v37:
Design CentralProcessingUnit, start of the top module:
module CentralProcessingUnit (
  input clock,
  input reset,
  input handInterruptSignalIn,
  input [15:0] IF_memory_read,
  output [15:0] IF_address,
  input [15:0] MEM_memory_read,
  output [1:0] MEM_memory_control,
  output [15:0] MEM_memory_address,
  output [15:0] MEM_target_value,
  output [175:0] register_value
);
Size: roughly 3,500 cells after synthesis, ~550 flip-flops, roughly 260 I/O pins, ~33,000 um2 of cells after synthesis.
export LEC_CHECK = 0
export CAP_MARGIN = 20
export CELL_PAD_IN_SITES_GLOBAL_PLACEMENT = 0
export CORE_MARGIN = 2
export CORE_UTILIZATION = 58
export CTS_CLUSTER_DIAMETER = 44
export CTS_CLUSTER_SIZE = 27
export GPL_TIMING_DRIVEN = 1
export MAX_ROUTING_LAYER = met4
export PLACE_DENSITY_LB_ADDON = 0.1
export SLEW_MARGIN = 20
export TNS_END_PERCENT = 30
create_clock -name core_clock -period 7.79 [get_ports {clock}]
run.sh (not shown) runs the stock make flow with config.mk's settings and CLKGATE_MAP_FILE=.
[flow] v37 | stages: complete | final checks: fail | reason: negative setup slack
#### Input delta (v22 over v37)
==> flow/config.mk <==
export PLATFORM = sky130hd
export DESIGN_NAME = CentralProcessingUnit
export DESIGN_NICKNAME = CentralProcessingUnit
export VERILOG_FILES = /design/flow/design.v
export SDC_FILE = /design/flow/constraint.sdc
export NUM_CORES = 4
export LEC_CHECK = 0
export CAP_MARGIN = 20
export CORE_MARGIN = 2
export CORE_UTILIZATION = 58
export PLACE_DENSITY = 0.6
export SLEW_MARGIN = 20
==> flow/constraint.sdc <==
create_clock -name core_clock -period 6.04 [get_ports {clock}]
set_input_delay 1.2080 -clock core_clock [delete_from_list [all_inputs] [get_ports {clock}]]
set_output_delay 1.2080 -clock core_clock [all_outputs]
set_load 0.01 [all_outputs]
Results
In v22 the final net count turned out about 7.5% higher than in v37. Clock skew: v37 vs v22, no meaningful difference. Looking only at relative area change from synthesis to final layout, and setting everything else aside, the lower value of v37 and v22 goes to v37. v22: flow complete, layout not clean; failing: negative setup slack. v22 vs v37: count of clock buffers in the final design up in v22. Highest routed metal layer: met4 -> v37, met5 -> v22.
Input-level comparison between v8 and v22:
-- flow/config.mk --
<<< v22, line 7
export LEC_CHECK = 0
export CAP_MARGIN = 20
export CORE_MARGIN = 2
export CORE_UTILIZATION = 58
export PLACE_DENSITY = 0.6
>>> v8, line 7
export LEC_CHECK = 0
export CAP_MARGIN = 0
export CORE_MARGIN = 2
export CORE_UTILIZATION = 70
export CTS_CLUSTER_SIZE = 42
export PLACE_DENSITY = 0.6
Findings:
The remaining runs in v22 and v8 completed every stage, whereas v8 halted early. v8 did not finish; a tool error ended it in 5_1_grt. Of v8 and v22, the run reporting the lower worst setup slack after placement was v22. Going from v22 to v8, cell total after placement lost 263, die extent in y lost 22 um. Summary of v8 over v22: placer's final routability congestion estimate +about 10%, summed instance area of the synthesized netlist ~0 delta. Re synthesized cell count: no difference whatsoever between v8 and v22. Chip footprint went down by more than 10% going from v22 to v8. Min count of cells resized by post-cts repair across v8 and v22: v8.
Input changes introduced in v20 (baseline for comparison: v8):
-- flow/config.mk --
<<< v8, line 7
export LEC_CHECK = 0
export CAP_MARGIN = 0
export CORE_MARGIN = 2
export CORE_UTILIZATION = 70
export CTS_CLUSTER_SIZE = 42
export PLACE_DENSITY = 0.6
export SLEW_MARGIN = 20
>>> v20, line 7
export LEC_CHECK = 0
export CAP_MARGIN = 20
export CORE_MARGIN = 2
export CORE_UTILIZATION = 60
export HOLD_SLACK_MARGIN = 0.29
export SETUP_SLACK_MARGIN = -0.36
export SLEW_MARGIN = 20
==> flow/constraint.sdc <==
create_clock -name core_clock -period 5.99 [get_ports {clock}]
set_input_delay 1.1980 -clock core_clock [delete_from_list [all_inputs] [get_ports {clock}]]
set_output_delay 1.1980 -clock core_clock [all_outputs]
set_load 0.01 [all_outputs]
==> comparison <==
v20 finished every stage; the final checks, however, were not passed, the failures being negative setup slack. Comparing v20 against v8, there is no change at all in chip area estimate from yosys synthesis. On post-CTS setup repair buffer count: between v20 and v8, it ends up lower for v20. Between v20 and v8, it is v20 whose post-cts repair resize count is lower, by 147. Reported for v20 and v8, number of clock sinks seen by CTS turned out identical to the last digit. Summary of v20 over v8: cell area after placement climbed 640 um2; post-synthesis share of cell area spent on and-or and or-and gates essentially unchanged; number of buffers inserted during clock tree synthesis increased by 3.7% relative to the old numbers. For row count, dividing the value from v20 by the value from v8 gives 1.09.
## Diff of input files: v48 against v20
-- flow/config.mk --
<<< v20, line 9
export CORE_MARGIN = 2
export CORE_UTILIZATION = 60
export HOLD_SLACK_MARGIN = 0.29
export SETUP_SLACK_MARGIN = -0.36
export SLEW_MARGIN = 20
>>> v48, line 9
export CORE_MARGIN = 2
export CORE_UTILIZATION = 40
export CTS_CLUSTER_DIAMETER = 90
export PLACE_DENSITY = 0.6
export SETUP_SLACK_MARGIN = 3.02
export SLEW_MARGIN = 20
==> flow/constraint.sdc <==
create_clock -name core_clock -period 11.0 [get_ports {clock}]
set_input_delay 2.2000 -clock core_clock [delete_from_list [all_inputs] [get_ports {clock}]]
set_output_delay 2.2000 -clock core_clock [all_outputs]
set_load 0.01 [all_outputs]
## What came out
- v48 | status: complete | timing, DRC, antenna: pass
- On count of clock buffers in the final design: v48 sits above v20.
- Diff v20 -> v48: footprint of the flip-flops and latches saw an increase, switching power saw a decrease, layout buffering overhead excluding clock cells saw an increase, met3 usage in global routing saw a decrease.
- Total detailed-routing wirelength, v20 and v48: higher on v48
- The signed area change from the synthesized netlist to the final layout reported for v48 is greater than that of v20 by 14 points.
- Non-clock buffer instance count of the final layout: v48 vs v20 up about 10%


CentralProcessingUnit again, from the RTL that the note above started with.
Settings: LEC_CHECK=0, ABC_AREA=0, CAP_MARGIN=20, CORE_MARGIN=2, CORE_UTILIZATION=41, PLACE_DENSITY_LB_ADDON=0.28, SETUP_SLACK_MARGIN=0.4, SLEW_MARGIN=20; clock period 6.57 ns.
The baseline produced a layout that fails on setup timing.
Then changed:
--- a/flow/config.mk
+++ b/flow/config.mk
@@ -7,8 +7,5 @@
 export LEC_CHECK = 0
-export ABC_AREA = 0
 export CAP_MARGIN = 20
 export CORE_MARGIN = 2
-export CORE_UTILIZATION = 41
-export PLACE_DENSITY_LB_ADDON = 0.28
-export SETUP_SLACK_MARGIN = 0.4
+export CORE_UTILIZATION = 57
 export SLEW_MARGIN = 20
==> flow/constraint.sdc (replaced) <==
create_clock -name core_clock -period 6.0 [get_ports {clock}]
set_input_delay 1.2000 -clock core_clock [delete_from_list [all_inputs] [get_ports {clock}]]
set_output_delay 1.2000 -clock core_clock [all_outputs]
set_load 0.01 [all_outputs]
Outcome: The changed run finished but fails on setup timing; area after synthesis does not change; via count went up by 5.7%; critical path depth went down by 1; hold slack stays flat; final area went down by 2.0%.
Then changed:
--- a/flow/config.mk
+++ b/flow/config.mk
@@ -9,3 +9,4 @@
 export CORE_MARGIN = 2
-export CORE_UTILIZATION = 57
+export CORE_UTILIZATION = 13
+export PLACE_DENSITY = 0.6
 export SLEW_MARGIN = 20
==> flow/constraint.sdc (replaced) <==
create_clock -name core_clock -period 15.6 [get_ports {clock}]
set_input_delay 3.1200 -clock core_clock [delete_from_list [all_inputs] [get_ports {clock}]]
set_output_delay 3.1200 -clock core_clock [all_outputs]
set_load 0.01 [all_outputs]
The new run went through all stages and came out clean.
Total power fell by about 65%.
Area after synthesis is unchanged.
Setup slack improved by 2.6 ns.
Final area fell by about 7%.
Global-route usage fell by 35 points.
Count of clock-buffer cells in the layout rose by 2.
Core utilization fell by 60 points.
Flip-flop count is unchanged.
Die size rose to 4.3 times its value.
Non-clock buffer count fell by 564.
Routed wire length rose by 5.3%.


Setup of run 1:
Starting RTL as in the previous note.
Design CentralProcessingUnit, start of the top module:
module CentralProcessingUnit (
  input clock,
  input reset,
  input handInterruptSignalIn,
  input [15:0] IF_memory_read,
  output [15:0] IF_address,
  input [15:0] MEM_memory_read,
  output [1:0] MEM_memory_control,
  output [15:0] MEM_memory_address,
  output [15:0] MEM_target_value,
  output [175:0] register_value
);
clock: 11.0 ns
lec_check: 0
abc_area: 1
cap_margin: 5
cell_pad_in_sites_detail_placement: 2
cell_pad_in_sites_global_placement: 1
core_margin: 7
core_utilization: 58
cts_cluster_size: 61
gpl_routability_driven: 0
hold_slack_margin: -0.02
min_routing_layer: met2
place_density: 0.94
slew_margin: 20
tns_end_percent: 25
Stage in which a tool error killed run 1: detailed placement.
Setup changes, run 1 to run 2
Settings: CORE_UTILIZATION now 40, was 58; CELL_PAD_IN_SITES_DETAIL_PLACEMENT no longer set, was 2; CTS_CLUSTER_SIZE no longer set, was 61; CAP_MARGIN now 20, was 5; PLACE_DENSITY now 0.6, was 0.94; SETUP_SLACK_MARGIN now 3.02, previously not set; HOLD_SLACK_MARGIN now 0.2, was -0.02; CORE_MARGIN now 2, was 7; MIN_ROUTING_LAYER no longer set, was met2; CTS_CLUSTER_DIAMETER now 90, previously not set; ABC_AREA no longer set, was 1; CORE_ASPECT_RATIO now 0.76, previously not set; TNS_END_PERCENT now 15, was 25; GPL_ROUTABILITY_DRIVEN no longer set, was 0; CELL_PAD_IN_SITES_GLOBAL_PLACEMENT no longer set, was 1.
==> results <==
NOTE number of cells produced by synthesis run 1->run 2 decreased by more than a quarter. Across both runs, adder-cell area share of the yosys netlist was higher for run 2 than for run 1. From run 1 to run 2 the numbers moved as follows: share of the core filled by cells before placement decreased by 19 points relative to the old numbers; die width went up by 73 um; synthesized chip area reported by yosys lower. Diff run 1 -> run 2 | number of nets produced by synthesis | down by more than a quarter. The number of rows created at floorplan reported for run 2 is greater than that of run 1 by 2.2%. Run 2 went all the way through the flow, and no timing, DRC or antenna check failed.
Modified inputs, run 3 compared to run 2
Settings: CORE_ASPECT_RATIO: 0.76 -> unset; SETUP_SLACK_MARGIN: 3.02 -> unset; TNS_END_PERCENT: 15 -> unset; CORE_UTILIZATION: 40 -> 70; HOLD_SLACK_MARGIN: 0.2 -> unset; CTS_CLUSTER_SIZE: unset -> 42; CTS_CLUSTER_DIAMETER: 90 -> unset; the clock period (ns, I/O delays scaled along): 11.0 -> 7.05.
Results
Cmp run 3 vs run 2: clock network power share lower in run 3
Post-placement worst setup slack is higher on run 2
Detailed-route wire length on metal 1 for run 3 is lower than for run 2.
In run 3, the layout net count came out about 1% above the value in run 2.
Run 3 reports its startpoint-to-endpoint class of the critical path as reg -> reg while run 2 reports in -> reg.
Run 3 drops more vias than run 2.
Taking run 2 over run 3, the final cell count ratio works out to 1.10.
Every run in run 3 and run 2 closed cleanly, with the single exception of run 3.
Power (higher): run 3
Run 3 vs run 2: global-route wire length before repair up by a little under 10%
Inputs modified between run 3 and run 4:
Settings: removing PLACE_DENSITY (formerly 0.6); changing CORE_UTILIZATION from 70 to 40; setting CELL_PAD_IN_SITES_GLOBAL_PLACEMENT to 1 for the first time; changing CAP_MARGIN from 20 to 5; removing CTS_CLUSTER_SIZE (formerly 42); changing the clock period (ns, I/O delays scaled along) from 7.05 to 11.0.
[run 3] flow finished | final checks: failed | reasons: negative setup slack
Run 4: done, clean on timing, DRC and antenna
The clock transition time at the flip-flop clock pins of the worst setup and hold paths was comparable across run 4 and run 3.
What run 3 reported for sequential group power has to be multiplied by 0.63 to get the figure for run 4.
Going from run 3 to run 4, routed wirelength normalized by instance count shrank by about 9%, required time reported for the critical path endpoint saw an increase, post-place instance area dropped 3.0%, area added between synthesis and finish went down 4.4 points.
The more densely filled core belongs to run 3, not run 4.
Run 3 leaves less setup margin than run 4.
Power went down by more than a quarter going from run 3 to run 4.
Diff run 3 -> run 4: combinational power fell about 44%, arrival time at the worst endpoint rose 0.40 ns.


== quartz ==
CentralProcessingUnit again, from the RTL that the note above started with.
Design CentralProcessingUnit, start of the top module:
module CentralProcessingUnit (
  input clock,
  input reset,
  input handInterruptSignalIn,
  input [15:0] IF_memory_read,
  output [15:0] IF_address,
  input [15:0] MEM_memory_read,
  output [1:0] MEM_memory_control,
  output [15:0] MEM_memory_address,
  output [15:0] MEM_target_value,
  output [175:0] register_value
);
export LEC_CHECK = 0
export CAP_MARGIN = 20
export CELL_PAD_IN_SITES_GLOBAL_PLACEMENT = 0
export CORE_MARGIN = 2
export CORE_UTILIZATION = 72
export CTS_CLUSTER_DIAMETER = 44
export CTS_CLUSTER_SIZE = 15
export GPL_TIMING_DRIVEN = 1
export MAX_ROUTING_LAYER = met4
export PLACE_DENSITY_LB_ADDON = 0.1
export SLEW_MARGIN = 20
export TNS_END_PERCENT = 30
create_clock -name core_clock -period 13.8 [get_ports {clock}]
quartz went all the way through the flow, and no timing, DRC or antenna check failed.
Setup changes, quartz to cedar
# quartz
export LEC_CHECK = 0
export CAP_MARGIN = 20
export CELL_PAD_IN_SITES_GLOBAL_PLACEMENT = 0
export CORE_MARGIN = 2
export CORE_UTILIZATION = 72
export CTS_CLUSTER_DIAMETER = 44
export CTS_CLUSTER_SIZE = 15
export GPL_TIMING_DRIVEN = 1
export MAX_ROUTING_LAYER = met4
export PLACE_DENSITY_LB_ADDON = 0.1
export SLEW_MARGIN = 20
export TNS_END_PERCENT = 30
create_clock -name core_clock -period 13.8 [get_ports {clock}]
# cedar
export LEC_CHECK = 0
export CAP_MARGIN = 20
export CORE_MARGIN = 2
export CORE_UTILIZATION = 72
export CTS_CLUSTER_SIZE = 41
export PLACE_DENSITY_LB_ADDON = 0.22
export SLEW_MARGIN = 20
create_clock -name core_clock -period 9.73 [get_ports {clock}]
==> results <==
Completing all stages was not enough for cedar: its layout failed the final checks because of setup timing.
Per the comparison of cedar with quartz, setup-violating endpoint count in the final report +15; count of buffers added by post-CTS timing repair for setup increased 1.
Between quartz and cedar, the hold slack figures differ only marginally.
In the reports for cedar and quartz, the smaller wire length belongs to quartz.
[cedar] data arrival time at the worst-slack endpoint fell 1320 ps relative to quartz
Changes observed in cedar relative to quartz: share of the core filled with cells in the final layout went up 0.85 points; post-route total power went up about 43%.
Critical path launch point = MEM_memory_read[5]: quartz; critical path launch point = decoder.firstRegisiterAddress[1]: cedar


== build 9 ==
Starting RTL as in the previous note.
Settings: LEC_CHECK=0, CAP_MARGIN=20, CORE_MARGIN=2, CORE_UTILIZATION=51, GPL_TIMING_DRIVEN=1, MAX_ROUTING_LAYER=met4, PLACE_DENSITY_LB_ADDON=0.21, SETUP_SLACK_MARGIN=1.29, SLEW_MARGIN=15; clock period 18.9 ns.
In summary, build 9 completed successfully, with a layout that passed the timing, design-rule and antenna checks.
> inputs changed (build 9 -> build 57)
- an added PLACE_DENSITY of 0.6
- a deleted GPL_TIMING_DRIVEN that had been 1
- an added CTS_CLUSTER_SIZE of 42
- a change of CORE_UTILIZATION from 51 to 70
- a deleted SETUP_SLACK_MARGIN that had been 1.29
- a deleted PLACE_DENSITY_LB_ADDON that had been 0.21
- a change of CAP_MARGIN from 20 to 5
- a change of SLEW_MARGIN from 15 to 20
- a change of the clock period (ns, I/O delays scaled along) from 18.9 to 6.18
--- outcome ---
- Flow for build 57 halted at global routing, error code ODB-0269.
- Compared with build 9, HPWL after detailed placement in build 57 increased slightly.
- Build 57: area of placed instances higher than build 9
- Taking build 9 as the reference, in build 57 die area lower; initial standard-cell utilization of the core higher; summed instance area of the synthesized netlist roughly the same; minimum setup slack after placement lower.
What build 47 does differently from build 57 at the input level:
- CAP_MARGIN now 20, was 5
- CORE_UTILIZATION now 40, was 70
- CTS_CLUSTER_SIZE no longer set, was 42
- MAX_ROUTING_LAYER no longer set, was met4
- the clock period (ns, I/O delays scaled along) now 10.8, was 6.18
Findings:
Build 47 finished every step from synthesis to the final layout, and the layout passed the timing, design-rule and antenna checks.
Comparing build 57 and build 47, the higher number of instances resized during post-cts repair was measured on build 57.
In build 47 relative to build 57, routability congestion estimate from global placement had gone down by more than 10%.
Floorplan core density: lower on build 47
Of build 57 and build 47, the run reporting the higher worst setup slack after placement was build 47.
Floorplan row count went up by more than a quarter going from build 57 to build 47.
On instance area at placement: between build 57 and build 47, it ends up lower for build 47.
Build 47 vs build 57 — post-CTS setup-driven buffer insertion count dropped 38.
Placeable core area of build 47 exceeds that of build 57 by more than half.
[compare] base=build 57 new=build 47: die size shows an increase of 73%, post-DP HPWL shows a reduction of about 2%.
The inputs of build 54 differ from those of build 47 as listed below.
- changing CORE_UTILIZATION from 40 to 32
==> results <==
Per the comparison of build 54 with build 47, combinational group share of total power up 0.2 points, hold slack lost 0.0042 ns, worst clock skew shows a reduction of 0.017 ns, tally of filler cells in the layout shows an increase of 2575.
No activity file was given, so power comes from the tool's default toggle rates.
